==> exp/sierra <==
## fp_mul
module fp_mul(clk, op1, op2, result, under, over);
input wire clk;
input wire [15:0] op1, op2;
output reg [15:0] result;
output reg under, over;
reg [15:0] op1reg, op2reg;
wire [21:0] signew;
wire [4:0] expnew;
wire signnew;
wire [15:0] fp_result;
wire fp_under, fp_over;
always @(posedge clk)
begin
	op1reg <= op1;
	op2reg <= op2;
	result <= fp_result;
	under <= fp_under;
	over <= fp_over;
end
fp1 stage1(.sig1(op1reg[10:0]), .sig2(op2reg[10:0]), .exp1(op1reg[14:11]), .exp2(op2reg[14:11]),
	.sign1(op1reg[15]), .sign2(op2reg[15]), .signew(signew), .expnew(expnew), .signnew(signnew));
fp2 stage2(.sig(signew), .exp(expnew), .sign(signnew), .fp_result(fp_result), .under(fp_under), .over(fp_over));
endmodule
Settings: LEC_CHECK=0, ABC_AREA=1, CAP_MARGIN=30, CELL_PAD_IN_SITES_DETAIL_PLACEMENT=0, CELL_PAD_IN_SITES_GLOBAL_PLACEMENT=3, CORE_ASPECT_RATIO=1.6, CORE_MARGIN=6, CORE_UTILIZATION=60, CTS_CLUSTER_DIAMETER=226, CTS_CLUSTER_SIZE=99, GPL_TIMING_DRIVEN=1, PLACE_DENSITY_LB_ADDON=0.22, SETUP_SLACK_MARGIN=0.54, SLEW_MARGIN=35, TNS_END_PERCENT=70; clock period 5.04 ns.
run.sh (not shown) runs the stock make flow with config.mk's settings and CLKGATE_MAP_FILE=.
==> exp/fjord (differences from exp/sierra) <==
Settings changed: CAP_MARGIN 30 to 20, CELL_PAD_IN_SITES_DETAIL_PLACEMENT 0 to unset, CELL_PAD_IN_SITES_GLOBAL_PLACEMENT 3 to unset, CORE_ASPECT_RATIO 1.6 to unset, CORE_MARGIN 6 to 2, CORE_UTILIZATION 60 to 72, CTS_CLUSTER_DIAMETER 226 to unset, CTS_CLUSTER_SIZE 99 to 10, GPL_TIMING_DRIVEN 1 to unset, PLACE_DENSITY_LB_ADDON 0.22 to unset, SETUP_SLACK_MARGIN 0.54 to unset, SLEW_MARGIN 35 to 20, TNS_END_PERCENT 70 to unset.
==> flow/constraint.sdc (replaced) <==
create_clock -name core_clock -period 1.59 [get_ports {clk}]
set_input_delay 0.3180 -clock core_clock [delete_from_list [all_inputs] [get_ports {clk}]]
set_output_delay 0.3180 -clock core_clock [all_outputs]
set_load 0.01 [all_outputs]
==> exp/willow (differences from exp/sierra) <==
Settings changed: ABC_AREA 1 to unset, CAP_MARGIN 30 to 20, CELL_PAD_IN_SITES_GLOBAL_PLACEMENT 3 to unset, CORE_ASPECT_RATIO 1.6 to 0.83, CORE_MARGIN 6 to 2, CORE_UTILIZATION 60 to 61, CTS_CLUSTER_DIAMETER 226 to 43, GPL_TIMING_DRIVEN 1 to unset, PLACE_DENSITY_LB_ADDON 0.22 to unset, SETUP_SLACK_MARGIN 0.54 to unset.
==> flow_summary.json <==
{
  "outcome": "did not finish",
  "stop_stage": "global placement without I/O (3_1_place_gp_skip_io)",
  "toolErrorMsg": "[ERROR FLW-0024] Place density exceeds 1.0 (current PLACE_DENSITY_LB_ADDON =  0.22). Please check if the value of  PLACE_DENSITY_LB_ADDON is between 0 and 0.99.",
  "ys_cells": 749,
  "fa_ha_area_share_pct": 41.1,
  "synth_top_area_share_pct": 27.6,
  "fp_util_pct": 62.4,
  "ys_area_mm2": 0.00574,
  "die_h_um": 136,
  "yosysUniqueCellTypes": 34,
  "yosysMostFrequentCell": "nand2_1"
}
(the above is from exp/sierra)
==> flow_summary.json <==
{
  "stop_stage": "clock tree synthesis (4_1_cts)",
  "toolErrorMsg": "[ERROR DPL-0033] detailed placement checks failed during check placement.",
  "coreArea_mm2": 0.00773,
  "outcome": "did not finish",
  "top_area_cell": "fa_1",
  "num_rows": 32,
  "yosysUniqueCellTypes": 34,
  "fp_util_pct": 74.2,
  "fa_ha_area_share_pct": 41.1,
  "ys_cells": 749,
  "ys.flop_type": "dfxtp_1"
}
(the above is from exp/fjord)
==> flow_summary.json <==
{
  "ys_cells": 566,
  "ys_area_mm2": 0.00537,
  "synth_top_area_share_pct": 29.4,
  "setup_slack_ns": -0.0277,
  "outcome": "finished with violations",
  "violations": "negative setup slack",
  "die_h_um": 89.5,
  "fp_util_pct": 62.1,
  "setup_viol_count_final": 3
}
(the above is from exp/willow)

==> inputs of run a <==
==> flow/design.v <==
module fp1(sig1, sig2, exp1, exp2, sign1, sign2, signew, expnew, signnew);
input wire [10:0] sig1, sig2; 
input wire [3:0] exp1, exp2;
input wire sign1, sign2;
output wire [21:0] signew;
output wire [4:0] expnew;
output wire signnew;
assign expnew = exp1 + exp2 - 3'b111;
assign signew = sig1 * sig2;
assign signnew = sign1 ^ sign2;
endmodule
module fp2(sig, exp, sign, fp_result, under, over);
input wire [21:0] sig;
input wire [4:0] exp;
input wire sign;
output wire [15:0] fp_result;
output wire under, over;
reg [21:0] tempsig;
reg [4:0] tempexp;
reg underflow;
reg overflow;
always @(*)
begin
	if(sig[20]==1'b0)
		begin
			tempsig = sig >> 1;
			tempexp = exp + 1'b1;
		end
	else 
		begin
			tempsig = sig;
			tempexp = exp;
		end
	if (tempexp > 5'd24) underflow = 1'b1;
	else underflow = 1'b0;
	if (tempexp[4]==1) overflow = 1'b1;
	else overflow =1'b0;
end
assign fp_result = {sign, tempexp[3:0], tempsig[19:9] };
assign under = underflow;
assign over = overflow;
endmodule
module fp_mul(clk, op1, op2, result, under, over);
input wire clk;
input wire [15:0] op1, op2;
output reg [15:0] result;
output reg under, over;
reg [15:0] op1reg, op2reg;
wire [21:0] signew;
wire [4:0] expnew;
wire signnew;
wire [15:0] fp_result;
wire fp_under, fp_over;
always @(posedge clk)
begin
	op1reg <= op1;
	op2reg <= op2;
	result <= fp_result;
	under <= fp_under;
	over <= fp_over;
end
fp1 stage1(.sig1(op1reg[10:0]), .sig2(op2reg[10:0]), .exp1(op1reg[14:11]), .exp2(op2reg[14:11]),
	.sign1(op1reg[15]), .sign2(op2reg[15]), .signew(signew), .expnew(expnew), .signnew(signnew));
fp2 stage2(.sig(signew), .exp(expnew), .sign(signnew), .fp_result(fp_result), .under(fp_under), .over(fp_over));
endmodule
==> flow/run.sh <==
#!/bin/bash
# the make line also repeats each setting of config.mk as NAME=value (left out here)
make -C /OpenROAD-flow-scripts/flow DESIGN_CONFIG=/design/flow/config.mk WORK_HOME=/design/flow/orfs CLKGATE_MAP_FILE= finish
==> flow/config.mk <==
export PLATFORM = sky130hd
export DESIGN_NAME = fp_mul
export DESIGN_NICKNAME = fp_mul
export VERILOG_FILES = /design/flow/design.v
export SDC_FILE = /design/flow/constraint.sdc
export NUM_CORES = 4
export LEC_CHECK = 0
export ABC_AREA = 1
export CAP_MARGIN = 20
export CORE_MARGIN = 2
export CORE_UTILIZATION = 72
export CTS_CLUSTER_SIZE = 100
export PLACE_DENSITY = 0.38
export SETUP_SLACK_MARGIN = 1.14
export SLEW_MARGIN = 20
export TNS_END_PERCENT = 5
==> flow/constraint.sdc <==
create_clock -name core_clock -period 4.82 [get_ports {clk}]
set_input_delay 0.9640 -clock core_clock [delete_from_list [all_inputs] [get_ports {clk}]]
set_output_delay 0.9640 -clock core_clock [all_outputs]
set_load 0.01 [all_outputs]
==> inputs of run b, as changes to run a <==
==> flow/config.mk (replaced) <==
export PLATFORM = sky130hd
export DESIGN_NAME = fp_mul
export DESIGN_NICKNAME = fp_mul
export VERILOG_FILES = /design/flow/design.v
export SDC_FILE = /design/flow/constraint.sdc
export NUM_CORES = 4
export LEC_CHECK = 0
export ABC_AREA = 1
export CAP_MARGIN = 20
export CORE_ASPECT_RATIO = 0.5
export CORE_MARGIN = 2
export CORE_UTILIZATION = 40
export CTS_CLUSTER_DIAMETER = 347
export CTS_CLUSTER_SIZE = 98
export HOLD_SLACK_MARGIN = -0.07
export SETUP_SLACK_MARGIN = -0.21
export SLEW_MARGIN = 20
==> flow/constraint.sdc (replaced) <==
create_clock -name core_clock -period 5.3 [get_ports {clk}]
set_input_delay 1.0600 -clock core_clock [delete_from_list [all_inputs] [get_ports {clk}]]
set_output_delay 1.0600 -clock core_clock [all_outputs]
set_load 0.01 [all_outputs]
==> inputs of run c, as changes to run a <==
==> flow/config.mk (replaced) <==
export PLATFORM = sky130hd
export DESIGN_NAME = fp_mul
export DESIGN_NICKNAME = fp_mul
export VERILOG_FILES = /design/flow/design.v
export SDC_FILE = /design/flow/constraint.sdc
export NUM_CORES = 4
export LEC_CHECK = 0
export CAP_MARGIN = 20
export CELL_PAD_IN_SITES_DETAIL_PLACEMENT = 0
export CORE_ASPECT_RATIO = 0.83
export CORE_MARGIN = 2
export CORE_UTILIZATION = 62
export CTS_CLUSTER_DIAMETER = 46
export CTS_CLUSTER_SIZE = 99
export SLEW_MARGIN = 35
export TNS_END_PERCENT = 70
==> flow/constraint.sdc (replaced) <==
create_clock -name core_clock -period 5.04 [get_ports {clk}]
set_input_delay 1.0080 -clock core_clock [delete_from_list [all_inputs] [get_ports {clk}]]
set_output_delay 1.0080 -clock core_clock [all_outputs]
set_load 0.01 [all_outputs]
==> inputs of run d, as changes to run a <==
==> flow/config.mk (replaced) <==
export PLATFORM = sky130hd
export DESIGN_NAME = fp_mul
export DESIGN_NICKNAME = fp_mul
export VERILOG_FILES = /design/flow/design.v
export SDC_FILE = /design/flow/constraint.sdc
export NUM_CORES = 4
export LEC_CHECK = 0
export CAP_MARGIN = 5
export CORE_MARGIN = 2
export CORE_UTILIZATION = 67
export SETUP_SLACK_MARGIN = -0.28
export SLEW_MARGIN = 20
==> flow/constraint.sdc (replaced) <==
create_clock -name core_clock -period 3.9 [get_ports {clk}]
set_input_delay 0.7800 -clock core_clock [delete_from_list [all_inputs] [get_ports {clk}]]
set_output_delay 0.7800 -clock core_clock [all_outputs]
set_load 0.01 [all_outputs]
==> impl_metrics.toml <==
# yosys + openroad results
[outcome]
so.violations = "setup timing"
outcome = "failed layout checks"

[final_timing]
timing.setup.tns_ps = -23590
finalSetupViolCount = 17
hold_ws_ps = 440.6
worst_slack_ps = -1472

[yosys]
synth_area_per_cell_um2 = 9.490

[drt]
wl_met3_um = 1598
The numbers above come from run d.

==> impl_metrics.toml <==
# yosys + openroad results
[outcome]
outcome = "failed layout checks"
so.violations = "setup timing"

[final_timing]
finalSetupViolCount = 3
hold_ws_ps = 435.0
timing.setup.tns_ps = -159.3
worst_slack_ps = -70.10

[yosys]
netlist_area_mm2 = 0.005736

[place]
pre_cts_ws_ps = -72.89

[drt]
wl_met3_um = 1685

[worst_setup_path]
cpMaxStageDelayCell = "fa_1"
The numbers above come from run a.

==> impl_metrics.toml <==
# yosys + openroad results
[outcome]
outcome = "complete, no violations"

[yosys]
synth_area_per_cell_um2 = 7.658
ys_warn_count = 2

[final_timing]
timing.setup.tns_ps = 0
relSlewSlack_pct = 72.01
hold_viol = 0
finalSetupViolCount = 0
hold_ws_ps = 423.8

[drt]
firstDrtPassIters = 4

[clocking]
root_buffer = "clkbuf_16"

[worst_setup_path]
critPathMaxFanout = 13
The numbers above come from run b.

==> impl_metrics.toml <==
# yosys + openroad results
[final_timing]
worst_slack_ps = -243.9
hold_ws_ps = 435.2
finalSetupViolCount = 16

[outcome]
outcome = "failed layout checks"
so.violations = "setup timing"

[yosys]
synth_area_per_cell_um2 = 9.490
The numbers above come from run c.

